$ cat flow/config.mk
export PLATFORM = sky130hd
export DESIGN_NAME = UART_FIFO
export DESIGN_NICKNAME = UART_FIFO
export VERILOG_FILES = /design/flow/design.v
export SDC_FILE = /design/flow/constraint.sdc
export NUM_CORES = 4
export LEC_CHECK = 0
export CAP_MARGIN = 25
export CORE_MARGIN = 2
export CORE_UTILIZATION = 40
export CTS_CLUSTER_SIZE = 11
export SLEW_MARGIN = 15
$ cat flow/constraint.sdc
create_clock -name core_clock -period 5.33 [get_ports {clk}]
set_input_delay 1.0660 -clock core_clock [delete_from_list [all_inputs] [get_ports {clk}]]
set_output_delay 1.0660 -clock core_clock [all_outputs]
set_load 0.01 [all_outputs]
$ cat flow/design.v
`timescale 1ns / 1ps
module Baud_Rate_Generator(
    input clk,
    input reset,
    output reg tx_clk,
    output reg rx_clk
    );
    reg [12:0] Counter_tx;
    reg [8:0] Counter_rx;
    always@(posedge clk)
    begin
        if(reset)
        begin
            Counter_tx <= 0;
            tx_clk <= 0;
        end
        else
        begin
            if(Counter_tx == 13'd5208)
            begin
                Counter_tx <= 0;
                tx_clk <= 1;
            end
            else
            begin
                Counter_tx <= Counter_tx + 1;
                tx_clk <= 0;
            end
        end
    end
    always@(posedge clk)
    begin
        if(reset)
        begin
            Counter_rx <= 0;
            rx_clk <= 0;
        end
        else
        begin
            if(Counter_rx == 9'd324)
            begin
                Counter_rx <= 0;
                rx_clk <= 1;
            end
            else
            begin
                Counter_rx <= Counter_rx + 1;
                rx_clk <= 0;
            end
        end
    end
endmodule
`timescale 1ns / 1ps
module synchronizer #(parameter width = 5)(
    input [width-1:0] data_in,
    input clk,
    input ce,
    input reset,
    output reg [width-1:0] data_out
    );
    reg [width-1:0] sync0;
    always@(posedge clk)
    begin
        if(reset)
        begin
            sync0 <= 0;
            data_out <= 0;
        end
        else if(ce)
        begin
            sync0 <= data_in;
            data_out <= sync0;
        end
    end
endmodule
`timescale 1ns / 1ps
module FIFO_wptr #(parameter FIFO_addr = 5)(
    input [FIFO_addr-1:0] rd_ptr_gr_syn,
    input clk,
    input wr_ce,
    input wr_en,
    input wr_reset,
    output wire [FIFO_addr-1:0] wr_ptr_gr,
    output reg [FIFO_addr-1:0] wr_ptr,
    output wire full,
    output reg wr_full
    );
    wire [FIFO_addr-1:0] rd_ptr;
    always@(posedge clk or posedge wr_reset)
    begin
        if(wr_reset)
        begin
            wr_ptr <= 0;
        end
        else if(wr_ce)
        begin
            if(wr_en && !full)
            begin
                wr_ptr <= wr_ptr + 1;
            end
        end
    end
    always@(posedge clk or posedge wr_reset)
    begin
        if(wr_reset)
        begin
            wr_full <= 0;
        end
        else if(wr_ce)
        begin
            wr_full <= full; 
        end
    end
    assign wr_ptr_gr = wr_ptr ^ (wr_ptr >> 1); 
    assign rd_ptr[FIFO_addr-1] = rd_ptr_gr_syn[FIFO_addr-1];
    genvar i;
    generate
        for(i=0;i<FIFO_addr-1;i=i+1)
        begin : g2b
            assign rd_ptr[i] = rd_ptr[i+1] ^ rd_ptr_gr_syn[i];
        end
    endgenerate
    assign full =   (wr_ptr[FIFO_addr-2:0] == rd_ptr[FIFO_addr-2:0]) &&
                    (wr_ptr[FIFO_addr-1]!=rd_ptr[FIFO_addr-1]);
endmodule
`timescale 1ns / 1ps
module FIFO_rptr #(parameter FIFO_addr = 5)(
    input [FIFO_addr-1:0] wr_ptr_gr_syn,
    input clk,
    input rd_ce,
    input rd_en,
    input rd_reset,
    output wire [FIFO_addr-1:0] rd_ptr_gr,
    output reg [FIFO_addr-1:0] rd_ptr,
    output wire rd_empty
    );
    reg empty;
    wire [FIFO_addr-1:0] wr_ptr;
    always@(posedge clk or posedge rd_reset)
    begin
        if(rd_reset)
        begin
            rd_ptr <= 0;
        end
        else if(rd_ce)
        begin
            if(rd_en && !rd_empty)
            begin
                rd_ptr <= rd_ptr + 1;
            end
        end
    end
    always@(posedge clk or posedge rd_reset)
    begin
        if(rd_reset)
        begin
            empty <= 0;
        end
        else if(rd_ce)
        begin
            empty <= rd_empty; 
        end
    end
    assign rd_ptr_gr = rd_ptr ^ (rd_ptr >> 1); 
    assign wr_ptr[FIFO_addr-1] = wr_ptr_gr_syn[FIFO_addr-1];
    genvar i;
    generate
        for(i=0;i<FIFO_addr-1;i=i+1)
        begin : g2b
            assign wr_ptr[i] = wr_ptr[i+1] ^ wr_ptr_gr_syn[i];
        end
    endgenerate
    assign rd_empty = (wr_ptr == rd_ptr) ? 1'b1 : 1'b0;
endmodule
`timescale 1ns / 1ps
module FIFO_mem #(parameter FIFO_Width = 8, parameter FIFO_Depth = 16,
            parameter FIFO_addr = 5)(
    input clk,
    input wr_ce,
    input wr_en,
    input wr_full,
    input wr_reset,
    input [FIFO_Width-1:0] wr_data,
    input [FIFO_addr-1:0] wr_ptr,
    input rd_ce,
    input rd_en,
    input rd_reset,
    input [FIFO_addr-1:0] rd_ptr,
    output reg [FIFO_Width-1:0] rd_data
    );
    wire wr_en_s;
    reg [FIFO_Width-1:0] mem [0:FIFO_Depth-1];
    integer i;
    assign wr_en_s = wr_en & ~wr_full;
    always@(posedge clk or posedge wr_reset)
    begin
        if(wr_reset)
        begin
            for(i=0;i<FIFO_Depth;i=i+1)
            begin
                mem[i] <= 0;
            end
        end
        else if(wr_ce)
        begin
            if(wr_en_s)
            begin
                mem[wr_ptr[FIFO_addr-2:0]] <= wr_data;
            end
        end
    end
    always@(posedge clk or posedge rd_reset)
    begin
        if(rd_reset)
        begin
            rd_data <= 0;
        end
        else if(rd_ce)
        begin
            if(rd_en)
            begin
                rd_data <= mem[rd_ptr[FIFO_addr-2:0]];
            end
        end
    end
endmodule
`timescale 1ns / 1ps
module FIFO #(  parameter FIFO_WIDTH = 8,
                parameter FIFO_DEPTH = 16,
                parameter FIFO_addr = 5)
    (
    input clk,
    input wr_ce,rd_ce,
    input wr_reset,rd_reset,
    input wr_en,rd_en,
    input [FIFO_WIDTH-1 : 0] data_in,
    output wire full,empty,
    output wire [FIFO_WIDTH-1:0] data_out
    );
    wire [FIFO_addr-1:0] wr_ptr_gr,wr_ptr,rd_ptr_gr,rd_ptr,wr_ptr_gr_syn,rd_ptr_gr_syn;
    wire full_now;
    FIFO_wptr F0 (  .rd_ptr_gr_syn(rd_ptr_gr_syn), .clk(clk), .wr_ce(wr_ce),
                    .wr_en(wr_en), .wr_reset(wr_reset),
                    .wr_ptr_gr(wr_ptr_gr), .wr_ptr(wr_ptr),
                    .full(full_now), .wr_full(full));
    synchronizer F1 (.data_in(wr_ptr_gr), .clk(clk), .ce(rd_ce), .reset(rd_reset),
                        .data_out(wr_ptr_gr_syn));
    FIFO_rptr F2 (  .wr_ptr_gr_syn(wr_ptr_gr_syn), .clk(clk), .rd_ce(rd_ce),
                    .rd_en(rd_en), .rd_reset(rd_reset),
                    .rd_ptr_gr(rd_ptr_gr), .rd_ptr(rd_ptr),
                    .rd_empty(empty));
    synchronizer F3 (.data_in(rd_ptr_gr), .clk(clk), .ce(wr_ce), .reset(wr_reset),
                        .data_out(rd_ptr_gr_syn));
    FIFO_mem F4 (   .clk(clk), .wr_ce(wr_ce), .rd_ce(rd_ce),
                    .wr_reset(wr_reset), .rd_reset(rd_reset),
                    .wr_en(wr_en), .rd_en(rd_en), .wr_full(full_now),
                    .wr_ptr(wr_ptr), .rd_ptr(rd_ptr),
                    .wr_data(data_in), .rd_data(data_out));
endmodule
`timescale 1ns / 1ps
module UART_TX #(   parameter Width = 8,
                    parameter Depth = 16,
                    parameter Addr = 5)(
    input clk,
    input tx_ce,
    input reset,
    input tx_start,
    input [7:0] tx_data,
    output tx_busy,
    output reg tx_serial
    );
    localparam  IDLE = 3'b000,
                START = 3'b001,
                DATA = 3'b010,
  				PARITY = 3'b011,
                STOP = 3'b100;
    reg [2:0] state, next_state;
    reg [2:0] count;
    reg [7:0] data_reg;
  	wire parity_bit;
    always@(posedge clk or posedge reset)
    begin
        if(reset)
        begin
            state <= IDLE;
        end
        else if(tx_ce)
        begin
            state <= next_state;
        end
    end
    always@(*)
    begin
        case(state)
            IDLE:   next_state = tx_start ? START : IDLE;
            START:  next_state = DATA;
          	DATA:   next_state = (count == 7) ? PARITY : DATA;
          	PARITY:	next_state = STOP;
            STOP:   next_state = IDLE;
            default:next_state = IDLE;
        endcase
    end
    always@(posedge clk or posedge reset)
    begin
        if(reset)
        begin
            count <= 0;
            data_reg <= 0;
        end
        else if(tx_ce)
        begin
            case(state)
                IDLE:   begin
                            count <= 0;
                            data_reg <= 0;
                        end
                START:  begin
                            count <= 0;
                            data_reg <= tx_data;
                        end
                DATA:   begin
                            count <= count + 1'b1;
                        end
                STOP:   begin
                            count <= 0;
                        end
                default:count <= 0;
            endcase
        end
    end
    always@(posedge clk or posedge reset)
    begin
        if(reset)
        begin
            tx_serial <= 1;
        end
        else if(tx_ce)
        begin
            case(state)
                IDLE:   begin
                            tx_serial <= 1'b1;
                        end
                START:  begin
                            tx_serial <= 1'b0; 
                        end
                DATA:   begin
                            tx_serial <= data_reg[count]; 
                        end
              	PARITY:	begin
                  			tx_serial <= parity_bit; 
                		end
                STOP:   begin
                            tx_serial <= 1'b1; 
                        end
                default:tx_serial <= 1'b1;
            endcase
        end
    end
    assign parity_bit = ^data_reg; 
    assign tx_busy = (state != IDLE);
endmodule
`timescale 1ns / 1ps
module UART_RX #(   parameter Width = 8,
                    parameter Depth = 16,
                    parameter Addr = 5)(
    input clk,
    input rx_ce,
    input reset,
    input rx_serial,
    output rx_busy,
    output [7:0] rx_data,
    output reg rx_done
    );
    localparam  IDLE = 3'b000,
                START = 3'b001,
                DATA = 3'b010,
                HOLD1 = 3'b011,
                HOLD2 = 3'b100,
  				PARITY = 3'b101,
                STOP = 3'b110;
    reg [2:0] state, next_state;
    reg [2:0] count;
    reg [7:0] data_reg;
    reg [7:0] sample_cnt;
  	wire parity_bit;
    always@(posedge clk or posedge reset)
    begin
        if(reset)
        begin
            state <= IDLE;
        end
        else if(rx_ce)
        begin
            state <= next_state;
        end
    end
    always@(*)
    begin
        case(state)
            IDLE:   next_state = rx_serial ? IDLE : START;
            START:  next_state = (sample_cnt == 16) ? DATA : START;
          	DATA:   next_state = ((count == 7) && (sample_cnt == 16)) ? PARITY : DATA;
          	PARITY:	next_state = (sample_cnt == 16) ? ((parity_bit != rx_serial) ? IDLE : STOP) : PARITY;  
            STOP:   next_state = (sample_cnt == 16) ? (rx_serial ? IDLE : STOP) : STOP;
            default:next_state = IDLE;
        endcase
    end
    always@(posedge clk or posedge reset)
    begin
        if(reset)
        begin
            data_reg <= 8'd0;
            rx_done <= 1'b0;
            count <= 0;
        end
        else if(rx_ce)
        begin
            rx_done <= 0;
            if((state == DATA || state == START) && sample_cnt == 16)
            begin
                count <= count + 1;
                data_reg <= {rx_serial,data_reg[7:1]};
            end
            else if((state == STOP) && sample_cnt == 16)
            begin
                if(rx_serial)  
                begin
                    rx_done <= 1'b1;  
                end
                else
                begin
                    rx_done <= 1'b0;
                end
            end
        end
    end
    always@(posedge clk or posedge reset)
    begin
        if(reset)
        begin
            sample_cnt <= 0;
        end
        else if(rx_ce)
        begin
            if(sample_cnt == 16)
            begin
                sample_cnt <= 0;
            end
            else if(state == IDLE)
                sample_cnt <= 0;
            else
            begin
                sample_cnt <= sample_cnt + 1;
            end
        end
    end
    assign parity_bit = ^data_reg; 
    assign rx_busy = (state != IDLE);
	assign rx_data = data_reg;
endmodule
`timescale 1ns / 1ps
module UART_FIFO(
    input clk,
    input reset,
    input [7:0] data_in,
    input data_valid,
    output [7:0] data_out
    );
    wire tx_clk, rx_clk;
    wire tx_fifo_full, tx_fifo_empty;
    wire rx_fifo_full, rx_fifo_empty;
    wire tx_busy,rx_busy; 
    wire rx_done;
    wire [7:0] tx_fifo_data_out;
    wire [7:0] rx_data;
    wire serial_data;
    reg tx_start;
    wire tx_fifo_wr_en;
    reg tx_fifo_rd_en;
    reg rx_fifo_wr_en;
    wire rx_fifo_rd_en;
    assign tx_fifo_wr_en = data_valid;
    assign rx_fifo_rd_en = ~rx_fifo_empty;
    always@(posedge clk or posedge reset)
    begin
        if(reset)
        begin
            tx_start <= 0;
            tx_fifo_rd_en <= 0;
        end
        else if(tx_clk)
        begin
            if((tx_fifo_empty==0)&&(tx_busy==0)&&(tx_start==0))
            begin
                tx_start <= 1'b1;
                tx_fifo_rd_en <= 1'b1;
            end
            else
            begin
                tx_start <= 1'b0;
                tx_fifo_rd_en <= 1'b0;
            end
        end
    end
    always@(posedge clk or posedge reset)
    begin
        if(reset)
        begin
            rx_fifo_wr_en <= 0;
        end
        else if(rx_clk)
        begin
            rx_fifo_wr_en <= ~rx_fifo_full & rx_done;
        end
    end
    Baud_Rate_Generator m0 (.clk(clk), .reset(reset),
                .tx_clk(tx_clk), .rx_clk(rx_clk));
    UART_TX m1 (.clk(clk), .tx_ce(tx_clk), .reset(reset),
                .tx_start(tx_start), .tx_data(tx_fifo_data_out),
                .tx_busy(tx_busy), .tx_serial(serial_data));
    FIFO m2 (.clk(clk), .wr_ce(1'b1), .rd_ce(tx_clk),  
                .wr_reset(reset), .rd_reset(reset),
                .wr_en(tx_fifo_wr_en), .rd_en(tx_fifo_rd_en),
                .data_in(data_in),
                .full(tx_fifo_full), .empty(tx_fifo_empty),
                .data_out(tx_fifo_data_out));
    UART_RX m3 (.clk(clk), .rx_ce(rx_clk), .reset(reset),
                .rx_serial(serial_data),
                .rx_busy(rx_busy), .rx_data(rx_data),
                .rx_done(rx_done));
    FIFO m4 (.clk(clk), .wr_ce(rx_clk), .rd_ce(1'b1),  
                .wr_reset(reset), .rd_reset(reset),
                .wr_en(rx_fifo_wr_en), .rd_en(rx_fifo_rd_en),
                .data_in(rx_data),
                .full(rx_fifo_full), .empty(rx_fifo_empty),
                .data_out(data_out));
endmodule
$ cat flow/run.sh
#!/bin/bash
# the make line also repeats each setting of config.mk as NAME=value (left out here)
make -C /OpenROAD-flow-scripts/flow DESIGN_CONFIG=/design/flow/config.mk WORK_HOME=/design/flow/orfs CLKGATE_MAP_FILE= finish
==> results of run 1 <==
[metrics by stage]
stage | TNS [ns] | power [mW] | worst slack [ns]
6_report | 0 | 8.43 | 2.63
5_1_grt | 0 | 8.86 | 2.49
4_1_cts | 0 | 8.52 | 2.53
3_5_place_dp | 0 | 5.61 | 2.29
3_3_place_gp | 0 | 5.55 | 2.27
2_1_floorplan | -96.12 | 5.07 | -1.40
[metal layers]
metal / up-vias / wire length, um / track usage (%)
li1: 5511 / - / -
met1: 6083 / 19000 / 23.8
met2: 237 / 20100 / 30.1
met3: 65 / 1930 / 3.69
met4: 0 / 827 / 4.39
met5: - / 0 / 0
[final cells by class]
class	instances	area (um^2)
Inverter	47	180
Clock inverter	6	63.8
Tap cell	600	751
Fill cell	4196	24900
Timing Repair Buffer	38	358
Multi-Input combinational cell	982	8310
Sequential cell	399	9670
Clock buffer	67	1290
==> flow_metrics.env, run 1 <==
# implementation run metrics
export IMPL_fin_skew_ns=0.0278
export IMPL_antenna_found_initial=0
export IMPL_synth_logic_top_family="multiplexers"
export IMPL_top_area_share_pct=45.0
export IMPL_dieWidth_um=219
export IMPL_intPower_mw=5.94
export IMPL_critPathRequiredTime_ns=5.78
export IMPL_antenna_cells=0
export IMPL_yosys_area_share_xor_xnor_pct=3.56
export IMPL_async_flop_share_pct=84.0
export IMPL_ys_cells=1514
export IMPL_grt_max_degree=174
export IMPL_avgSynthCellArea_um2=12.2
export IMPL_cts_root_buffer="clkbuf_16"
export IMPL_fin_util_pct=45.3
export IMPL_ys_flops=399
export IMPL_ys_seq_share_pct=52.2
export IMPL_place_congestion=0.804
export IMPL_r2r_end="m4.F4.rd_data[2]$_DFFE_PP0P_"
export IMPL_ir_drop_mv=0.248
export IMPL_dieArea_mm2=0.0480
export IMPL_setup_violations=0
export IMPL_first_global_vias=12200
export IMPL_path_delay_family="adder cells"
export IMPL_rr_worst_depth=7
export IMPL_ys_sh_aoi_pct=11.4
export IMPL_r2r_start="m4.F2.rd_ptr[3]$_DFFE_PP0P_"
export IMPL_pg_comb_mw=1.67
export IMPL_cap_violations=0
export IMPL_dp_cells=2065
export IMPL_fp_util_pct=40.7
export IMPL_endpoint="m4.F4.rd_data[2]$_DFFE_PP0P_"
export IMPL_power_leader="registers"
export IMPL_core_mm2=0.0455
export IMPL_stdcell_count=2139
export IMPL_grt_use_total_pct=18.0
export IMPL_grt_first_pass_wirelength_um=68600
export IMPL_grt_overflow=0
export IMPL_synth_area_mm2=0.0185
export IMPL_drtIter0Drc=913
export IMPL_hold_buffers=0
export IMPL_warnings=58
export IMPL_critPathMaxStageDelay_ns=0.87
export IMPL_power_density_mw_per_mm2=409
export IMPL_reg2reg_slack_ns=2.63
export IMPL_p_clk_mw=2.88
export IMPL_clkLatencyLatePin_ns=0.58
export IMPL_path_buffers=2
export IMPL_sw_frac_of_total_pct=29.5
export IMPL_status="complete, no violations"
export IMPL_fin_crit_sh_pct=50.7
export IMPL_seq_power_mw=3.88
export IMPL_crit_type="register to register"
export IMPL_area_leaders="dfrtp_1 45%, mux2_2 17%, dfxtp_1 6.9%"
export IMPL_area_delta_synth_final_pct=11.5
export IMPL_clk_pin_slew_ns=0.06
export IMPL_cts_resized=0
export IMPL_rsz0062_at_grt="no"
export IMPL_floorplan_rows=78
export IMPL_yosysUniqueCellTypes=74
export IMPL_dr_pass1_iters=5
export IMPL_cts_setup_buffers=0
export IMPL_numCtsBuffers=45
export IMPL_hold_start="m4.F1.sync0[2]$_SDFF_PP0_"
export IMPL_floorplan_nets=1571
export IMPL_muxShareOfSynthArea_pct=18.9
export IMPL_p_switching_mw=2.48
export IMPL_drcViolationCount=0
export IMPL_yosysWarnings=9
export IMPL_fmax_mhz=370
export IMPL_die_h_um=219
export IMPL_nNetsFinal=1570
export IMPL_yosys_area_mm2=0.0185
export IMPL_routed_via_density=5.56
export IMPL_maxSlewViolCount=0
export IMPL_max_slew_margin_rel_pct=28.6
export IMPL_synth_cells=1514
export IMPL_combPwrFrac_pct=19.8
export IMPL_cp_max_fo=23
export IMPL_tritoncts="done"
export IMPL_crit_path_start="m4.F2.rd_ptr[3]$_DFFE_PP0P_"
export IMPL_wire_per_inst_um=19.5
export IMPL_worst_slew_pin_transition_ns=1.07
export IMPL_portBuffers=18
export IMPL_fin_crit_ns=2.70
export IMPL_cpMaxStageDelayCell="ha_1"
export IMPL_synth_adder_area_share_pct=3.11
export IMPL_ys_sh_simple_pct=7.85
export IMPL_hold_violations=0
export IMPL_routed_via_count=11900
export IMPL_largest_area_cell="dfrtp_1"
export IMPL_cp_end_kind="register"
export IMPL_top_cells_by_count="333 x dfrtp_1, 272 x mux2_2, 75 x nand2_1"
export IMPL_clock_sinks=399
export IMPL_design_area_mm2=0.0206
export IMPL_clockBufferDepth=3
export IMPL_postPlaceCellArea_mm2=0.0193
export IMPL_edf_count=0
export IMPL_top_cell="dfrtp_1"
export IMPL_finalWirelength_um=41800
export IMPL_hp_class="register to register"
export IMPL_boundaryPins=19
export IMPL_h_tree_depth=2
export IMPL_flop_cell="dfrtp_1"
export IMPL_worst_path_stages=7
export IMPL_hpwlAfterDp_um=26600
export IMPL_start_kind="register"
export IMPL_clockPowerShare_pct=34.2
export IMPL_min_path_cells=1
export IMPL_crit_chain="inv_1 > ha_1 > or4_1 > o41ai_1 > buf_4 > a211o_1 > mux2_1"
export IMPL_drtAntennaViolNets=0
export IMPL_min_to="m4.F1.data_out[2]$_SDFF_PP0_"
export IMPL_leakagePower_nw=8.91
export IMPL_p_seq_share_pct=46.1
export IMPL_cp_arrival_ns=3.16
export IMPL_holdWs_ns=0.437
==> run 2: changes to the inputs <==
- CELL_PAD_IN_SITES_DETAIL_PLACEMENT: default -> 2
- GPL_ROUTABILITY_DRIVEN: default -> 0
- GPL_TIMING_DRIVEN: default -> 0
==> run 2 against run 1 <==
Against the previous run:
- global-route usage is 10 points higher
- highest routed layer unchanged
- design area grew 2.2%
- register-to-register slack lost 0.78 ns
- worst hold slack improved by 0.017 ns
- core utilization rose by 1.0 points
- first-iteration DRC count up 8.5%
- synthesized cell count unchanged
- setup slack lost 0.78 ns
- die size is the same
- maximum frequency fell by 22%
==> flow_metrics.env, run 2 <==
# implementation run metrics
export IMPL_endpoint="m2.F4.rd_data[0]$_DFFE_PP0P_"
export IMPL_dp_slack_ns=1.99
export IMPL_crit_chain="inv_1 > ha_1 > clkbuf_1 > clkbuf_1 > o31ai_1 > o21a_1 > nor4_1 > o31ai_1"
export IMPL_fin_skew_ns=0.0360
export IMPL_yosys_area_share_xor_xnor_pct=3.56
export IMPL_ys_sh_aoi_pct=11.4
export IMPL_clockPowerShare_pct=34.5
export IMPL_setup_violations=0
export IMPL_worst_slew_pin_transition_ns=1.04
export IMPL_wire_per_inst_um=29.4
export IMPL_power_mw=9.07
export IMPL_worst_path_stages=8
export IMPL_stdcell_count=2218
export IMPL_finalWirelength_um=65200
export IMPL_cap_violations=0
export IMPL_hp_class="register to register"
export IMPL_sw_frac_of_total_pct=32.7
export IMPL_cpMaxStageDelayCell="nor4_1"
export IMPL_dr_pass1_iters=5
export IMPL_combPwrFrac_pct=21.8
export IMPL_tritoncts="done"
export IMPL_leakagePower_nw=9.09
export IMPL_async_flop_share_pct=84.0
export IMPL_status="complete, no violations"
export IMPL_rsz0062_at_grt="no"
export IMPL_avgSynthCellArea_um2=12.2
export IMPL_floorplan_rows=78
export IMPL_dieWidth_um=219
export IMPL_top_cell="dfrtp_1"
export IMPL_fmax_mhz=287
export IMPL_antenna_cells=0
export IMPL_finalWorstSetupSlack_ns=1.85
export IMPL_cp_arrival_ns=3.93
export IMPL_power_leader="registers"
export IMPL_r2r_start="m2.F2.rd_ptr[1]$_DFFE_PP0P_"
export IMPL_min_path_cells=1
export IMPL_r2r_end="m2.F4.rd_data[0]$_DFFE_PP0P_"
export IMPL_path_delay_family="buffers and inverters"
export IMPL_p_switching_mw=2.96
export IMPL_intPower_mw=6.10
export IMPL_max_slew_margin_rel_pct=30.5
export IMPL_cts_root_buffer="clkbuf_16"
export IMPL_grt_max_degree=38
export IMPL_design_area_mm2=0.0211
export IMPL_ys_sh_simple_pct=7.85
export IMPL_yosys_area_mm2=0.0185
export IMPL_hold_violations=0
export IMPL_drcViolationCount=0
export IMPL_ys_cells=1514
export IMPL_flop_cell="dfrtp_1"
export IMPL_nNetsFinal=1647
export IMPL_reg2reg_slack_ns=1.85
export IMPL_clockBufferDepth=3
export IMPL_power_density_mw_per_mm2=430
export IMPL_crit_type="register to register"
export IMPL_yosysUniqueCellTypes=74
export IMPL_fin_crit_ns=3.48
export IMPL_p_seq_share_pct=43.7
export IMPL_fp_util_pct=40.7
export IMPL_dp_cells=2142
export IMPL_h_tree_depth=2
export IMPL_synth_adder_area_share_pct=3.11
export IMPL_rr_worst_depth=8
export IMPL_boundaryPins=19
export IMPL_ys_flops=399
export IMPL_largest_area_cell="dfrtp_1"
export IMPL_antenna_found_initial=0
export IMPL_yosysWarnings=9
export IMPL_path_buffers=3
export IMPL_edf_count=0
export IMPL_grt_use_total_pct=27.9
export IMPL_start_kind="register"
export IMPL_cp_end_kind="register"
export IMPL_area_delta_synth_final_pct=14.0
export IMPL_synth_cells=1514
export IMPL_die_h_um=219
export IMPL_ir_drop_mv=0.316
export IMPL_muxShareOfSynthArea_pct=18.9
export IMPL_ys_seq_share_pct=52.2
export IMPL_hpwlAfterDp_um=39700
export IMPL_floorplan_nets=1571
export IMPL_clk_pin_slew_ns=0.06
export IMPL_first_global_vias=15700
export IMPL_cp_max_fo=10
export IMPL_area_leaders="dfrtp_1 45%, mux2_2 17%, dfxtp_1 6.9%"
export IMPL_critPathMaxStageDelay_ns=0.63
export IMPL_cts_resized=0
export IMPL_cts_setup_buffers=0
export IMPL_holdWs_ns=0.453
export IMPL_routed_via_count=13400
export IMPL_dieArea_mm2=0.0480
export IMPL_pg_comb_mw=1.97
export IMPL_postPlaceCellArea_mm2=0.0196
export IMPL_grt_first_pass_wirelength_um=100000
export IMPL_crit_path_start="m2.F2.rd_ptr[1]$_DFFE_PP0P_"
export IMPL_hold_buffers=0
export IMPL_portBuffers=17
export IMPL_fin_crit_sh_pct=65.3
export IMPL_synth_area_mm2=0.0185
export IMPL_core_mm2=0.0455
export IMPL_drtIter0Drc=991
export IMPL_drtAntennaViolNets=0
export IMPL_top_cells_by_count="333 x dfrtp_1, 272 x mux2_2, 75 x nand2_1"
export IMPL_maxSlewViolCount=0
export IMPL_p_clk_mw=3.13
export IMPL_routed_via_density=6.06
export IMPL_min_to="m4.F1.data_out[3]$_SDFF_PP0_"
export IMPL_seq_power_mw=3.96
export IMPL_numCtsBuffers=46
export IMPL_grt_overflow=0
export IMPL_top_area_share_pct=45.0
export IMPL_synth_logic_top_family="multiplexers"
export IMPL_clkLatencyLatePin_ns=0.61
export IMPL_clock_sinks=399
export IMPL_critPathRequiredTime_ns=5.78
export IMPL_warnings=54
export IMPL_hold_start="m4.F1.sync0[3]$_SDFF_PP0_"
==> run 2: final cells by class <==
type | instances | area [um^2]
Clock buffer | 70 | 1350
Timing Repair Buffer | 28 | 378
Sequential cell | 399 | 9670
Inverter | 47 | 180
Buffer | 86 | 377
Tap cell | 600 | 751
Multi-Input combinational cell | 982 | 8290
Fill cell | 4470 | 24400
Clock inverter | 6 | 86.3
==> run 2: per-layer routing <==
layer	vias up	routed length, um	part of all wire (%)	global-route usage, %
met5	-	0	0	0
met4	0	3060	4.7	12.9
met3	226	3480	5.3	5.24
met2	505	34200	52	51.4
met1	7052	24500	37	31.0
li1	5650	-	-	-
==> run 2: per-stage QoR <==
step	TNS, ns	utilization (%)
6_report	0	46.4
5_1_grt	0	46.4
4_1_cts	0	46.4
3_5_place_dp	0	43.2
3_3_place_gp	-972.00	42.7
2_1_floorplan	-96.12	-
==> run 3: changes to the inputs <==
- ABC_AREA: default -> 1
- CAP_MARGIN: 25 -> 15
- CORE_ASPECT_RATIO: default -> 0.51
- CORE_UTILIZATION: 40 -> 37
- CTS_CLUSTER_SIZE: 11 -> 49
- GPL_TIMING_DRIVEN: 0 -> default
- HOLD_SLACK_MARGIN: default -> 0.2
- MAX_ROUTING_LAYER: default -> met4
- MIN_ROUTING_LAYER: default -> met1
- PLACE_DENSITY_LB_ADDON: default -> 0.05
- SETUP_SLACK_MARGIN: default -> 1.26
- SLEW_MARGIN: 15 -> 5
- TNS_END_PERCENT: default -> 25
- clock period: 5.33 -> 20.0 ns (I/O delays scaled with it)
==> run 3 against run 2 <==
Against the previous run:
- highest routed layer unchanged
- still clean on timing, DRC and antenna
- clock power shrank 75%
- synthesized cell count grew 63%
- critical endpoint is now m2.F1.sync0[1]$_SDFFE_PP0P_
- largest power group unchanged
- flip-flop count is the same
- register-to-register slack gained 14 ns
- area after synthesis grew 6.3%
==> flow_metrics.env, run 3 <==
# implementation run metrics
export IMPL_top_cells_by_count="1,094 x nand2_1, 333 x dfrtp_1, 184 x nand4_1"
export IMPL_warnings=56
export IMPL_cp_end_kind="register"
export IMPL_ir_drop_mv=0.0450
export IMPL_cpMaxStageDelayCell="buf_4"
export IMPL_yosys_area_share_xor_xnor_pct=2.27
export IMPL_synth_adder_area_share_pct=2.93
export IMPL_p_switching_mw=0.743
export IMPL_critPathRequiredTime_ns=20.48
export IMPL_hold_buffers=0
export IMPL_leakagePower_nw=11.1
export IMPL_power_mw=2.20
export IMPL_r2r_start="m2.F3.data_out[4]$_SDFF_PP0_"
export IMPL_ys_sh_simple_pct=35.0
export IMPL_grt_first_pass_wirelength_um=121000
export IMPL_cp_arrival_ns=7.22
export IMPL_cp_max_fo=77
export IMPL_die_h_um=169
export IMPL_clockBufferDepth=3
export IMPL_cts_root_buffer="clkbuf_16"
export IMPL_edf_count=0
export IMPL_hold_start="m4.F1.sync0[4]$_SDFF_PP0_"
export IMPL_clock_sinks=399
export IMPL_rr_worst_depth=12
export IMPL_hold_violations=0
export IMPL_power_leader="registers"
export IMPL_pg_comb_mw=0.409
export IMPL_p_seq_share_pct=46.5
export IMPL_hpwlAfterDp_um=56400
export IMPL_endpoint="m2.F1.sync0[1]$_SDFFE_PP0P_"
export IMPL_maxSlewViolCount=0
export IMPL_setup_violations=0
export IMPL_ys_cells=2473
export IMPL_r2r_end="m2.F4.mem[4][3]$_DFFE_PP0P_"
export IMPL_ys_sh_aoi_pct=3.75
export IMPL_fmax_mhz=148
export IMPL_reg2reg_slack_ns=16.34
export IMPL_crit_path_start="reset"
export IMPL_floorplan_rows=60
export IMPL_grt_use_total_pct=29.5
export IMPL_tns_ns=0
export IMPL_crit_type="input pin to register"
export IMPL_flop_cell="dfrtp_1"
export IMPL_drtIter0Drc=1757
export IMPL_routed_via_density=5.64
export IMPL_top_area_share_pct=42.4
export IMPL_area_leaders="dfrtp_1 42%, nand2_1 21%, dfxtp_1 6.5%"
export IMPL_wire_per_inst_um=24.4
export IMPL_sw_frac_of_total_pct=33.8
export IMPL_yosysWarnings=9
export IMPL_fp_util_pct=37.4
export IMPL_rsz0062_at_grt="no"
export IMPL_top_cell="nand2_1"
export IMPL_min_to="m4.F1.data_out[4]$_SDFF_PP0_"
export IMPL_drcViolationCount=0
export IMPL_portBuffers=18
export IMPL_postPlaceCellArea_mm2=0.0204
export IMPL_power_density_mw_per_mm2=102
export IMPL_crit_top_cell="buf_4"
export IMPL_tritoncts="done"
export IMPL_largest_area_cell="dfrtp_1"
export IMPL_fill_cells=5959
export IMPL_dieArea_mm2=0.0551
export IMPL_finalWirelength_um=78200
export IMPL_fin_crit_sh_pct=33.7
export IMPL_ys_seq_share_pct=49.1
export IMPL_dr_pass1_iters=5
export IMPL_boundaryPins=19
export IMPL_area_delta_synth_final_pct=10.1
export IMPL_floorplan_nets=2530
export IMPL_muxShareOfSynthArea_pct=0.515
export IMPL_grt_max_degree=162
export IMPL_numCtsBuffers=40
export IMPL_fin_skew_ns=0.0176
export IMPL_clkLatencyLatePin_ns=0.56
export IMPL_clk_pin_slew_ns=0.07
export IMPL_avgSynthCellArea_um2=7.96
export IMPL_cts_setup_buffers=0
export IMPL_path_delay_family="buffers and inverters"
export IMPL_clockPowerShare_pct=34.9
export IMPL_first_global_vias=19000
export IMPL_seq_power_mw=1.02
export IMPL_design_area_mm2=0.0217
export IMPL_ys_flops=399
export IMPL_holdWs_ns=0.408
export IMPL_crit_chain="clkdlybuf4s50_1 > buf_4 > inv_8 > buf_4 > buf_4 > o21ai_0 > nor2_1"
export IMPL_intPower_mw=1.46
export IMPL_min_path_cells=2
export IMPL_cap_violations=0
export IMPL_yosys_area_mm2=0.0197
export IMPL_h_tree_depth=2
export IMPL_p_clk_mw=0.768
export IMPL_path_buffers=5
export IMPL_cts_resized=0
export IMPL_hp_class="register to register"
export IMPL_antenna_found_initial=0
export IMPL_grt_overflow=0
export IMPL_synth_area_mm2=0.0197
export IMPL_worst_slew_pin_transition_ns=1.33
export IMPL_critPathMaxStageDelay_ns=0.91
export IMPL_fin_crit_ns=6.74
export IMPL_finalWorstSetupSlack_ns=13.26
export IMPL_drtAntennaViolNets=0
export IMPL_nNetsFinal=2514
export IMPL_async_flop_share_pct=84.0
export IMPL_combPwrFrac_pct=18.6
export IMPL_synth_cells=2473
export IMPL_core_mm2=0.0526
export IMPL_max_slew_margin_rel_pct=11.0
export IMPL_dieWidth_um=327
export IMPL_start_kind="input pin"
export IMPL_synth_logic_top_family="simple AND/OR/NAND/NOR gates"
export IMPL_worst_path_stages=7
export IMPL_status="complete, no violations"
export IMPL_routed_via_count=18000
export IMPL_yosysUniqueCellTypes=45
export IMPL_dp_slack_ns=12.65
-- run 3: area by class of cell --
type | instances | area (um^2) | share of cell area, %
Clock inverter | 8 | 40.0 | 0.185
Inverter | 190 | 721 | 3.33
Tap cell | 713 | 892 | 4.12
Timing Repair Buffer | 42 | 365 | 1.69
Antenna cell | 1 | 2.50 | 0.0115
Sequential cell | 399 | 9670 | 44.6
Multi-Input combinational cell | 1784 | 8750 | 40.4
Clock buffer | 63 | 1230 | 5.67
-- run 3: layer usage --
layer  vias to the layer above  global-route usage, %  wire length [um]
li1                       7949                      -                 -
met1                      9411                   46.2             40100
met2                       584                   37.8             29700
met3                        88                   7.47              7360
met4                         0                   4.17               999
met5                         -                      -                 0
-- run 3: per-stage QoR --
step | util [%] | cells
after global placement | 38.7 | 3126
after global routing | 41.2 | 3199
after CTS | 41.2 | 3198
final | 41.2 | 3200
after detailed placement | 38.7 | 3127
after floorplan | - | 2473
==> run 4: changes to the inputs <==
- CAP_MARGIN: 15 -> 35
- CELL_PAD_IN_SITES_DETAIL_PLACEMENT: 2 -> default
- CORE_ASPECT_RATIO: 0.51 -> 1.45
- CORE_UTILIZATION: 37 -> 72
- CTS_CLUSTER_DIAMETER: default -> 363
- CTS_CLUSTER_SIZE: 49 -> 10
- GPL_ROUTABILITY_DRIVEN: 0 -> default
- HOLD_SLACK_MARGIN: 0.2 -> 0.3
- MAX_ROUTING_LAYER: met4 -> default
- MIN_ROUTING_LAYER: met1 -> default
- PLACE_DENSITY: default -> 0.42
- PLACE_DENSITY_LB_ADDON: 0.05 -> default
- SETUP_SLACK_MARGIN: 1.26 -> 1.02
- SLEW_MARGIN: 5 -> 35
- TNS_END_PERCENT: 25 -> default
- clock period: 20.0 -> 3.43 ns (I/O delays scaled with it)
==> run 4 against run 3 <==
Against the previous run:
- count of clock-buffer cells in the layout grew 8
- area after synthesis is the same
- synthesized cell count is the same
- critical path depth grew 3
- final cell count shrank 12%
- non-clock buffer count grew 10
- register-to-register slack lost 15 ns
- largest power group unchanged
==> flow_metrics.env, run 4 <==
# implementation run metrics
export IMPL_synth_adder_area_share_pct=2.93
export IMPL_path_buffers=2
export IMPL_die_h_um=203
export IMPL_critPathRequiredTime_ns=3.87
export IMPL_ys_flops=399
export IMPL_tns_ns=0
export IMPL_crit_path_start="m2.F2.rd_ptr[2]$_DFFE_PP0P_"
export IMPL_max_slew_margin_rel_pct=36.6
export IMPL_area_leaders="dfrtp_1 42%, nand2_1 21%, dfxtp_1 6.5%"
export IMPL_async_flop_share_pct=84.0
export IMPL_sw_frac_of_total_pct=31.4
export IMPL_seq_power_mw=5.94
export IMPL_min_path_cells=2
export IMPL_ys_sh_aoi_pct=3.75
export IMPL_p_clk_mw=4.23
export IMPL_antenna_cells=0
export IMPL_cp_end_kind="register"
export IMPL_cpMaxStageDelayCell="nor4_1"
export IMPL_rsz0062_at_grt="no"
export IMPL_r2r_end="m2.F4.rd_data[0]$_DFFE_PP0P_"
export IMPL_cp_max_fo=7
export IMPL_clkLatencyLatePin_ns=0.56
export IMPL_cap_violations=0
export IMPL_worst_path_stages=10
export IMPL_power_density_mw_per_mm2=579
export IMPL_crit_chain="inv_1 > ha_1 > nand2_1 > inv_1 > nand2_1 > nand4_1 > nor4_1 > nand2_1 > nand2_1 > nand2_1"
export IMPL_dieArea_mm2=0.0287
export IMPL_fin_skew_ns=0.0232
export IMPL_top_cell="nand2_1"
export IMPL_hold_start="m4.F1.sync0[2]$_SDFF_PP0_"
export IMPL_status="complete, no violations"
export IMPL_grt_first_pass_wirelength_um=91100
export IMPL_wire_per_inst_um=20.2
export IMPL_top_area_share_pct=42.4
export IMPL_edf_count=0
export IMPL_antenna_found_initial=0
export IMPL_drtAntennaViolNets=0
export IMPL_grt_use_total_pct=40.6
export IMPL_synth_logic_top_family="simple AND/OR/NAND/NOR gates"
export IMPL_ys_cells=2473
export IMPL_first_global_vias=17400
export IMPL_endpoint="m2.F4.rd_data[0]$_DFFE_PP0P_"
export IMPL_boundaryPins=19
export IMPL_flop_cell="dfrtp_1"
export IMPL_place_congestion=1.03
export IMPL_path_delay_family="simple AND/OR/NAND/NOR gates"
export IMPL_nNetsFinal=2532
export IMPL_worst_slew_pin_transition_ns=0.948
export IMPL_power_mw=12.4
export IMPL_p_seq_share_pct=47.8
export IMPL_yosys_area_share_xor_xnor_pct=2.27
export IMPL_leakagePower_nw=11.1
export IMPL_crit_top_cell="nand2_1"
export IMPL_avgSynthCellArea_um2=7.96
export IMPL_core_mm2=0.0268
export IMPL_synth_area_mm2=0.0197
export IMPL_floorplan_nets=2530
export IMPL_routed_via_density=6.18
export IMPL_tritoncts="done"
export IMPL_holdWs_ns=0.405
export IMPL_yosys_area_mm2=0.0197
export IMPL_routed_via_count=17500
export IMPL_warnings=58
export IMPL_cp_arrival_ns=2.78
export IMPL_intPower_mw=8.52
export IMPL_min_to="m4.F1.data_out[2]$_SDFF_PP0_"
export IMPL_portBuffers=18
export IMPL_hp_class="register to register"
export IMPL_numCtsBuffers=45
export IMPL_reg2reg_slack_ns=1.09
export IMPL_pg_comb_mw=2.26
export IMPL_floorplan_rows=72
export IMPL_crit_type="register to register"
export IMPL_fin_crit_ns=2.34
export IMPL_h_tree_depth=2
export IMPL_drtIter0Drc=1653
export IMPL_dp_slack_ns=0.695
export IMPL_grt_max_degree=104
export IMPL_power_leader="registers"
export IMPL_ys_seq_share_pct=49.1
export IMPL_finalWorstSetupSlack_ns=1.09
export IMPL_maxSlewViolCount=0
export IMPL_setup_violations=0
export IMPL_clockPowerShare_pct=34.0
export IMPL_top_cells_by_count="1,094 x nand2_1, 333 x dfrtp_1, 184 x nand4_1"
export IMPL_drcViolationCount=0
export IMPL_finalWirelength_um=57200
export IMPL_dr_pass1_iters=6
export IMPL_yosysUniqueCellTypes=45
export IMPL_start_kind="register"
export IMPL_clk_pin_slew_ns=0.06
export IMPL_fin_crit_sh_pct=68.2
export IMPL_fill_cells=1833
export IMPL_area_delta_synth_final_pct=9.02
export IMPL_clock_sinks=399
export IMPL_largest_area_cell="dfrtp_1"
export IMPL_synth_cells=2473
export IMPL_p_switching_mw=3.91
export IMPL_yosysWarnings=9
export IMPL_rr_worst_depth=10
export IMPL_ir_drop_mv=0.633
export IMPL_clockBufferDepth=3
export IMPL_ys_sh_simple_pct=35.0
export IMPL_fp_util_pct=73.5
export IMPL_hpwlAfterDp_um=37900
export IMPL_critPathMaxStageDelay_ns=0.50
export IMPL_grt_overflow=0
export IMPL_combPwrFrac_pct=18.2
export IMPL_r2r_start="m2.F2.rd_ptr[2]$_DFFE_PP0P_"
export IMPL_fmax_mhz=427
export IMPL_dieWidth_um=141
export IMPL_hold_violations=0
export IMPL_cts_root_buffer="clkbuf_16"
export IMPL_muxShareOfSynthArea_pct=0.515
## run 4: area by class of cell
| type | instances | area (um^2) | share of cell area (%) |
|---|---|---|---|
| Sequential cell | 399 | 9670 | 45.1 |
| Multi-Input combinational cell | 1787 | 8910 | 41.5 |
| Clock buffer | 71 | 1220 | 5.71 |
| Inverter | 190 | 728 | 3.40 |
| Timing Repair Buffer | 52 | 503 | 2.35 |
| Tap cell | 333 | 417 | 1.94 |
## run 4: timing repair
action                                  4_1_cts  5_1_grt
gates resized                                 8       33
endpoints found under the setup margin      224      281
hold buffers                                  0        0
cloned                                        3        0
pin swaps                                     2        4
buffers inserted                              0        5
## run 4: stage by stage
stage / cells / util (%) / area (um^2)
final: 2832 / 80.2 / 21400
after global routing: 2832 / 80.2 / 21400
after CTS: 2827 / 79.5 / 21300
after detailed placement: 2753 / 74.7 / 20000
after global placement: 2753 / 74.8 / 20000
after floorplan: 2473 / - / 19700
## run 4: per-layer routing
layer  global-route usage, %  up-vias  wire length [um]
met5                       0        -                 0
met4                    33.0        0              5550
met3                    6.08      335              4320
met2                    67.9      957             28100
met1                    46.0     8232             19300
li1                        -     7989                 -
==> run 5: changes to the inputs <==
- ABC_AREA: 1 -> default
- CAP_MARGIN: 35 -> 20
- CORE_ASPECT_RATIO: 1.45 -> default
- CTS_CLUSTER_DIAMETER: 363 -> 392
- CTS_CLUSTER_SIZE: 10 -> default
- HOLD_SLACK_MARGIN: 0.3 -> default
- PLACE_DENSITY: 0.42 -> default
- PLACE_DENSITY_LB_ADDON: default -> 0.0
- SLEW_MARGIN: 35 -> 20
- TNS_END_PERCENT: default -> 10
==> run 5 against run 4 <==
Against the previous run:
- setup slack got worse by 0.19 ns
- synthesized cell count down 39%
- first-iteration DRC count fell by 16%
- critical path depth down 5
- core utilization is 2.3 points higher
- die size fell by 5.9%
- register-to-register slack got worse by 0.19 ns
- worst hold slack got worse by 0.21 ns
- clock skew is 0.010 ns lower
- clock power up 5.7%
- area after synthesis fell by 6.0%
- maximum frequency is 7.4% lower
- largest cell class unchanged
- largest power group unchanged
==> flow_metrics.env, run 5 <==
# implementation run metrics
export IMPL_antenna_cells=0
export IMPL_edf_count=0
export IMPL_max_slew_margin_rel_pct=40.5
export IMPL_top_cell="dfrtp_1"
export IMPL_start_kind="register"
export IMPL_grt_overflow=0
export IMPL_crit_path_start="m4.F0.wr_ptr[2]$_DFFE_PP0P_"
export IMPL_drcViolationCount=0
export IMPL_postPlaceCellArea_mm2=0.0190
export IMPL_synth_adder_area_share_pct=3.11
export IMPL_status="complete, no violations"
export IMPL_clockPowerShare_pct=33.1
export IMPL_cp_max_fo=10
export IMPL_dieArea_mm2=0.0270
export IMPL_path_delay_family="AND-OR/OR-AND gates"
export IMPL_grt_max_degree=126
export IMPL_crit_chain="xnor2_1 > mux2i_1 > o22ai_4 > a21oi_2 > mux2_2"
export IMPL_power_density_mw_per_mm2=650
export IMPL_sw_frac_of_total_pct=29.5
export IMPL_ir_drop_mv=0.706
export IMPL_maxSlewViolCount=0
export IMPL_crit_type="register to register"
export IMPL_nNetsFinal=1590
export IMPL_fin_crit_sh_pct=73.7
export IMPL_h_tree_depth=2
export IMPL_drtAntennaViolNets=0
export IMPL_fp_util_pct=73.5
export IMPL_clk_pin_slew_ns=0.06
export IMPL_r2r_end="m4.F4.mem[3][3]$_DFFE_PP0P_"
export IMPL_seq_power_mw=6.11
export IMPL_setup_violations=0
export IMPL_fin_crit_ns=2.53
export IMPL_floorplan_rows=58
export IMPL_hold_buffers=0
export IMPL_muxShareOfSynthArea_pct=18.9
export IMPL_die_h_um=164
export IMPL_clockBufferDepth=3
export IMPL_grt_busiest_layer="met2"
export IMPL_holdWs_ns=0.198
export IMPL_grt_use_met3_pct=5.00
export IMPL_core_mm2=0.0252
export IMPL_rr_worst_depth=5
export IMPL_path_buffers=0
export IMPL_met2_usage_pct=55.2
export IMPL_power_leader="registers"
export IMPL_cpMaxStageDelayCell="a21oi_2"
export IMPL_dr_pass1_iters=6
export IMPL_cts_root_buffer="clkbuf_16"
export IMPL_rsz0062_at_grt="yes"
export IMPL_portBuffers=18
export IMPL_hpwlAfterDp_um=27400
export IMPL_ys_seq_share_pct=52.2
export IMPL_top_area_share_pct=45.0
export IMPL_numCtsBuffers=41
export IMPL_synth_logic_top_family="multiplexers"
export IMPL_cap_violations=0
export IMPL_cp_arrival_ns=2.94
export IMPL_ys_cells=1514
export IMPL_area_delta_synth_final_pct=12.2
export IMPL_hold_violations=0
export IMPL_worst_path_stages=5
export IMPL_clock_sinks=399
export IMPL_finalWirelength_um=43700
export IMPL_routed_via_count=12600
export IMPL_r2r_start="m4.F0.wr_ptr[2]$_DFFE_PP0P_"
export IMPL_yosysWarnings=9
export IMPL_largest_area_cell="dfrtp_1"
export IMPL_p_switching_mw=3.98
export IMPL_ys_sh_aoi_pct=11.4
export IMPL_leakagePower_nw=9.04
export IMPL_fin_skew_ns=0.0131
export IMPL_intPower_mw=9.52
export IMPL_grt_use_total_pct=33.0
export IMPL_worst_slew_pin_transition_ns=0.892
export IMPL_synth_area_mm2=0.0185
export IMPL_cp_end_kind="register"
export IMPL_yosysUniqueCellTypes=74
export IMPL_routed_via_density=6.65
export IMPL_wire_per_inst_um=23.1
export IMPL_critPathRequiredTime_ns=3.84
export IMPL_grt_first_pass_wirelength_um=69400
export IMPL_dieWidth_um=164
export IMPL_grt_util_met1_pct=43.1
export IMPL_yosys_area_mm2=0.0185
export IMPL_warnings=58
export IMPL_antenna_found_initial=0
export IMPL_fin_util_pct=82.4
export IMPL_pg_comb_mw=2.92
export IMPL_first_global_vias=12700
export IMPL_reg2reg_slack_ns=0.90
export IMPL_tritoncts="done"
export IMPL_critPathMaxStageDelay_ns=0.71
export IMPL_top_cells_by_count="333 x dfrtp_1, 272 x mux2_2, 75 x nand2_1"
export IMPL_flop_cell="dfrtp_1"
export IMPL_floorplan_nets=1571
export IMPL_finalWorstSetupSlack_ns=0.902
export IMPL_fmax_mhz=396
export IMPL_p_seq_share_pct=45.2
export IMPL_design_area_mm2=0.0208
export IMPL_dp_slack_ns=0.821
export IMPL_place_congestion=0.927
export IMPL_boundaryPins=19
export IMPL_p_clk_mw=4.47
export IMPL_async_flop_share_pct=84.0
export IMPL_synth_cells=1514
export IMPL_combPwrFrac_pct=21.6
export IMPL_clkLatencyLatePin_ns=0.53
export IMPL_area_leaders="dfrtp_1 45%, mux2_2 17%, dfxtp_1 6.9%"
export IMPL_ys_flops=399
export IMPL_drtIter0Drc=1391
export IMPL_hp_class="input pin to async pin"
export IMPL_yosys_area_share_xor_xnor_pct=3.56
export IMPL_avgSynthCellArea_um2=12.2
export IMPL_ys_sh_simple_pct=7.85
export IMPL_endpoint="m4.F4.mem[3][3]$_DFFE_PP0P_"
run 5: per-layer routing:
metal  vias to the layer above  wire length [um]
met1                      6368             17500
met3                       149              2740
met5                         -                 0
met2                       521             21600
li1                       5549                 -
met4                         0              1920
run 5: cell type report:
type,instances,area [um^2]
fillers,1391,4430
repair buffers,62,606
inverters,47,184
multi-input cells,982,8520
flip-flops and latches,399,9670
clock buffers,61,1200
clock inverters,12,154
well taps,330,413
run 5: what timing repair did:
action                                  CTS  global route
resized                                  19            25
buffers inserted                          3            14
gates cloned                              0             0
endpoints found under the setup margin  154           257
pin swaps                                 2             2
run 5: stage by stage:
stage                     power, mW  std cells  TNS, ns
final                          13.5       1893        0
after global routing           14.0       1893        0
after CTS                      13.3       1879        0
after detailed placement       8.79       1803        0
after global placement         8.70       1803        0
after floorplan                7.87       1514  -624.92
==> run 6: changes to the inputs <==
- CAP_MARGIN: 20 -> 25
- CELL_PAD_IN_SITES_DETAIL_PLACEMENT: default -> 2
- CORE_UTILIZATION: 72 -> 40
- CTS_CLUSTER_DIAMETER: 392 -> default
- CTS_CLUSTER_SIZE: default -> 11
- GPL_ROUTABILITY_DRIVEN: default -> 0
- GPL_TIMING_DRIVEN: default -> 0
- MAX_ROUTING_LAYER: default -> met4
- MIN_ROUTING_LAYER: default -> met2
- PLACE_DENSITY_LB_ADDON: 0.0 -> default
- SETUP_SLACK_MARGIN: 1.02 -> default
- SLEW_MARGIN: 20 -> 0
- TNS_END_PERCENT: 10 -> default
- clock period: 3.43 -> 5.33 ns (I/O delays scaled with it)
==> run 6 against run 5 <==
Against the previous run:
- still clean on timing, DRC and antenna
- design area up 1.6%
- maximum frequency down 32%
- core utilization down 36 points
- setup slack better by 0.69 ns
- worst hold slack better by 0.25 ns
- count of clock-buffer cells in the layout up 7
- synthesized cell count unchanged
- via count up 47%
- critical path type unchanged
- largest cell class unchanged
==> flow_metrics.env, run 6 <==
# implementation run metrics
export IMPL_power_mw=9.17
export IMPL_p_seq_share_pct=43.4
export IMPL_synth_logic_top_family="multiplexers"
export IMPL_cp_max_fo=10
export IMPL_hold_violations=0
export IMPL_antenna_cells=0
export IMPL_yosysUniqueCellTypes=74
export IMPL_cap_violations=0
export IMPL_yosysWarnings=9
export IMPL_tritoncts="done"
export IMPL_routed_via_count=18600
export IMPL_cp_arrival_ns=4.19
export IMPL_cts_root_buffer="clkbuf_16"
export IMPL_power_leader="registers"
export IMPL_area_delta_synth_final_pct=13.9
export IMPL_crit_chain="inv_1 > ha_1 > clkbuf_1 > clkbuf_1 > o31ai_1 > o21a_1 > nor4_1 > o31ai_1"
export IMPL_antenna_found_initial=0
export IMPL_crit_type="register to register"
export IMPL_drtAntennaViolNets=0
export IMPL_intPower_mw=6.06
export IMPL_wire_per_inst_um=30.0
export IMPL_fmax_mhz=268
export IMPL_path_delay_family="buffers and inverters"
export IMPL_worst_slew_pin_transition_ns=1.23
export IMPL_clk_pin_slew_ns=0.07
export IMPL_area_leaders="dfrtp_1 45%, mux2_2 17%, dfxtp_1 6.9%"
export IMPL_r2r_end="m2.F4.rd_data[2]$_DFFE_PP0P_"
export IMPL_top_area_share_pct=45.0
export IMPL_r2r_start="m2.F2.rd_ptr[1]$_DFFE_PP0P_"
export IMPL_flop_cell="dfrtp_1"
export IMPL_ys_sh_simple_pct=7.85
export IMPL_dieWidth_um=219
export IMPL_nNetsFinal=1648
export IMPL_first_global_vias=22300
export IMPL_rsz0062_at_grt="no"
export IMPL_warnings=54
export IMPL_critPathRequiredTime_ns=5.78
export IMPL_grt_overflow=0
export IMPL_dr_pass1_iters=9
export IMPL_combPwrFrac_pct=22.3
export IMPL_synth_adder_area_share_pct=3.11
export IMPL_setup_violations=0
export IMPL_fp_util_pct=40.7
export IMPL_hp_class="register to register"
export IMPL_pg_comb_mw=2.05
export IMPL_dp_cells=2141
export IMPL_endpoint="m2.F4.rd_data[2]$_DFFE_PP0P_"
export IMPL_seq_power_mw=3.97
export IMPL_cp_end_kind="register"
export IMPL_ir_drop_mv=0.344
export IMPL_floorplan_nets=1571
export IMPL_grt_max_degree=44
export IMPL_top_cell="dfrtp_1"
export IMPL_clkLatencyLatePin_ns=0.63
export IMPL_p_clk_mw=3.15
export IMPL_synth_cells=1514
export IMPL_dieArea_mm2=0.0480
export IMPL_numCtsBuffers=45
export IMPL_cts_resized=0
export IMPL_drcViolationCount=0
export IMPL_h_tree_depth=2
export IMPL_routed_via_density=8.37
export IMPL_boundaryPins=19
export IMPL_ys_cells=1514
export IMPL_fill_cells=4455
export IMPL_muxShareOfSynthArea_pct=18.9
export IMPL_ys_flops=399
export IMPL_hpwlAfterDp_um=39900
export IMPL_clockBufferDepth=3
export IMPL_cts_setup_buffers=0
export IMPL_async_flop_share_pct=84.0
export IMPL_start_kind="register"
export IMPL_finalWirelength_um=66500
export IMPL_reg2reg_slack_ns=1.59
export IMPL_largest_area_cell="dfrtp_1"
export IMPL_path_buffers=3
export IMPL_yosys_area_mm2=0.0185
export IMPL_ys_sh_aoi_pct=11.4
export IMPL_p_switching_mw=3.11
export IMPL_floorplan_rows=78
export IMPL_hold_buffers=0
export IMPL_fin_crit_sh_pct=70.1
export IMPL_min_to="m4.F1.data_out[1]$_SDFF_PP0_"
export IMPL_critPathMaxStageDelay_ns=0.73
export IMPL_fin_skew_ns=0.0397
export IMPL_worst_path_stages=8
export IMPL_drtIter0Drc=4105
export IMPL_die_h_um=219
export IMPL_stdcell_count=2217
export IMPL_grt_first_pass_wirelength_um=102000
export IMPL_maxSlewViolCount=0
export IMPL_sw_frac_of_total_pct=33.9
export IMPL_leakagePower_nw=9.08
export IMPL_status="complete, no violations"
export IMPL_edf_count=0
export IMPL_hold_start="m4.F1.sync0[1]$_SDFF_PP0_"
export IMPL_cpMaxStageDelayCell="nor4_1"
export IMPL_synth_area_mm2=0.0185
export IMPL_yosys_area_share_xor_xnor_pct=3.56
export IMPL_top_cells_by_count="333 x dfrtp_1, 272 x mux2_2, 75 x nand2_1"
export IMPL_rr_worst_depth=8
export IMPL_power_density_mw_per_mm2=435
export IMPL_clockPowerShare_pct=34.3
export IMPL_avgSynthCellArea_um2=12.2
export IMPL_core_mm2=0.0455
export IMPL_min_path_cells=1
export IMPL_portBuffers=17
export IMPL_max_slew_margin_rel_pct=17.8
export IMPL_grt_use_total_pct=44.2
export IMPL_ys_seq_share_pct=52.2
export IMPL_fin_util_pct=46.3
export IMPL_fin_crit_ns=3.74
export IMPL_clock_sinks=399
export IMPL_crit_path_start="m2.F2.rd_ptr[1]$_DFFE_PP0P_"
run 6: metal layers:
metal  global-route usage (%)  up-vias  part of all wire, %
met1                        -     6022                    0
met4                     16.7        0                   13
met5                        -        -                    0
li1                         -     5598                    -
met3                     49.2      973                   36
met2                     53.3     5963                   50
run 6: area by class of cell:
type	instances	area (um^2)	share of cell area, %
clock inverter	5	82.6	0.392
inverter	47	180	0.855
clock buffer	68	1320	6.24
buffer	86	377	1.79
multi-input combinational	982	8300	39.4
tap	600	751	3.56
timing repair buffer	30	408	1.94
sequential	399	9670	45.9
run 6: per-stage QoR:
step	area, um^2	hold WS, ns	TNS, ns	setup slack (ns)
global placement	19400	0.424	-972.00	-4.56
CTS	21000	0.449	0	2.02
global route	21100	0.463	0	1.66
detailed placement	19600	0.435	0	1.79
finish	21100	0.447	0	1.59
floorplan	18500	0.414	-96.12	-1.40
==> run 7: changes to the inputs <==
- CAP_MARGIN: 25 -> 20
- CELL_PAD_IN_SITES_GLOBAL_PLACEMENT: default -> 2
- CORE_UTILIZATION: 40 -> 38
- CTS_CLUSTER_SIZE: 11 -> default
- GPL_ROUTABILITY_DRIVEN: 0 -> default
- GPL_TIMING_DRIVEN: 0 -> default
- MAX_ROUTING_LAYER: met4 -> default
- MIN_ROUTING_LAYER: met2 -> default
- PLACE_DENSITY_LB_ADDON: default -> 0.18
- SETUP_SLACK_MARGIN: default -> 0.91
- SLEW_MARGIN: 0 -> 20
- clock period: 5.33 -> 4.24 ns (I/O delays scaled with it)
==> run 7 against run 6 <==
Against the previous run:
- via count shrank 33%
- global-route usage fell by 23 points
- core utilization decreased by 2.8 points
- largest cell class unchanged
- critical path depth did not move
- area after synthesis unchanged
==> flow_metrics.env, run 7 <==
# implementation run metrics
export IMPL_status="complete, no violations"
export IMPL_ys_sh_simple_pct=7.85
export IMPL_hold_buffers=0
export IMPL_fin_crit_sh_pct=69.4
export IMPL_holdWs_ns=0.288
export IMPL_synth_logic_top_family="multiplexers"
export IMPL_clockPowerShare_pct=35.9
export IMPL_hpwlAfterDp_um=34400
export IMPL_hp_class="input pin to async pin"
export IMPL_cts_setup_buffers=0
export IMPL_clock_sinks=399
export IMPL_grt_max_degree=81
export IMPL_grt_first_pass_wirelength_um=82800
export IMPL_yosys_area_share_xor_xnor_pct=3.56
export IMPL_grt_use_total_pct=21.3
export IMPL_endpoint="m2.F4.rd_data[4]$_DFFE_PP0P_"
export IMPL_fin_crit_ns=2.94
export IMPL_cp_arrival_ns=3.40
export IMPL_clockBufferDepth=3
export IMPL_power_density_mw_per_mm2=537
export IMPL_first_global_vias=13600
export IMPL_antenna_found_initial=0
export IMPL_intPower_mw=7.78
export IMPL_dp_cells=2085
export IMPL_worst_path_stages=8
export IMPL_fin_skew_ns=0.0311
export IMPL_largest_area_cell="dfrtp_1"
export IMPL_area_leaders="dfrtp_1 45%, mux2_2 17%, dfxtp_1 6.9%"
export IMPL_p_seq_share_pct=44.0
export IMPL_fin_util_pct=43.6
export IMPL_setup_violations=0
export IMPL_routed_via_count=12400
export IMPL_floorplan_rows=80
export IMPL_pg_comb_mw=2.25
export IMPL_flop_cell="dfrtp_1"
export IMPL_die_h_um=225
export IMPL_dieWidth_um=225
export IMPL_power_mw=11.2
export IMPL_avgSynthCellArea_um2=12.2
export IMPL_clkLatencyLatePin_ns=0.60
export IMPL_synth_adder_area_share_pct=3.11
export IMPL_async_flop_share_pct=84.0
export IMPL_area_delta_synth_final_pct=12.9
export IMPL_nNetsFinal=1576
export IMPL_grt_overflow=0
export IMPL_drtIter0Drc=720
export IMPL_clk_pin_slew_ns=0.06
export IMPL_dieArea_mm2=0.0505
export IMPL_yosysUniqueCellTypes=74
export IMPL_edf_count=0
export IMPL_ir_drop_mv=0.344
export IMPL_maxSlewViolCount=0
export IMPL_cp_max_fo=17
export IMPL_top_area_share_pct=45.0
export IMPL_rsz0062_at_grt="no"
export IMPL_synth_cells=1514
export IMPL_max_slew_margin_rel_pct=23.3
export IMPL_cts_root_buffer="clkbuf_16"
export IMPL_reg2reg_slack_ns=1.30
export IMPL_fp_util_pct=38.6
export IMPL_hold_violations=0
export IMPL_combPwrFrac_pct=20.0
export IMPL_finalWirelength_um=52300
export IMPL_ys_cells=1514
export IMPL_cap_violations=0
export IMPL_ys_seq_share_pct=52.2
export IMPL_path_buffers=2
export IMPL_muxShareOfSynthArea_pct=18.9
export IMPL_power_leader="registers"
export IMPL_start_kind="register"
export IMPL_top_cell="dfrtp_1"
export IMPL_r2r_start="m2.F2.rd_ptr[1]$_DFFE_PP0P_"
export IMPL_portBuffers=18
export IMPL_worst_slew_pin_transition_ns=1.13
export IMPL_numCtsBuffers=47
export IMPL_core_mm2=0.0479
export IMPL_p_clk_mw=4.03
export IMPL_place_congestion=0.798
export IMPL_tritoncts="done"
export IMPL_p_switching_mw=3.43
export IMPL_antenna_cells=0
export IMPL_h_tree_depth=2
export IMPL_top_cells_by_count="333 x dfrtp_1, 272 x mux2_2, 75 x nand2_1"
export IMPL_r2r_end="m2.F4.rd_data[4]$_DFFE_PP0P_"
export IMPL_boundaryPins=19
export IMPL_cts_resized=0
export IMPL_crit_chain="inv_1 > ha_1 > buf_4 > a222oi_1 > o22ai_1 > nor3_1 > a211oi_1 > a21o_1"
export IMPL_rr_worst_depth=8
export IMPL_critPathMaxStageDelay_ns=0.51
export IMPL_critPathRequiredTime_ns=4.70
export IMPL_routed_via_density=5.70
export IMPL_seq_power_mw=4.94
export IMPL_ys_sh_aoi_pct=11.4
export IMPL_cp_end_kind="register"
export IMPL_sw_frac_of_total_pct=30.6
export IMPL_cpMaxStageDelayCell="dfrtp_1"
export IMPL_fmax_mhz=340
export IMPL_drcViolationCount=0
export IMPL_floorplan_nets=1571
export IMPL_stdcell_count=2172
export IMPL_dr_pass1_iters=5
export IMPL_warnings=54
export IMPL_yosysWarnings=9
export IMPL_crit_type="register to register"
export IMPL_leakagePower_nw=9.04
export IMPL_yosys_area_mm2=0.0185
export IMPL_path_delay_family="AND-OR/OR-AND gates"
export IMPL_drtAntennaViolNets=0
export IMPL_ys_flops=399
export IMPL_synth_area_mm2=0.0185
export IMPL_crit_path_start="m2.F2.rd_ptr[1]$_DFFE_PP0P_"
export IMPL_wire_per_inst_um=24.1
## run 7: layout make-up
class                   count  area, um^2
repair buffers             42         405
multi-input cells         982        8320
inverters                  47         180
clock buffers              69        1380
clock inverters            18         166
well taps                 615         769
fillers                  4766       27100
flip-flops and latches    399        9670
## run 7: layer usage
metal | part of all wire, % | routed length, um | track usage (%)
met5 | 0 | 0 | 0
met4 | 2.5 | 1290 | 5.85
met3 | 3.4 | 1760 | 3.49
met2 | 51 | 26800 | 37.7
met1 | 43 | 22500 | 26.8
## run 7: stage by stage
step / instance area, um^2 / setup TNS [ns] / worst slack (ns)
floorplan: 18500 / -398.71 / -2.27
global placement: 19300 / 0 / 1.20
detailed placement: 19300 / 0 / 1.21
CTS: 20900 / 0 / 1.30
global route: 20900 / 0 / 1.22
finish: 20900 / 0 / 1.30
Power is estimated from default activity; no workload was simulated.
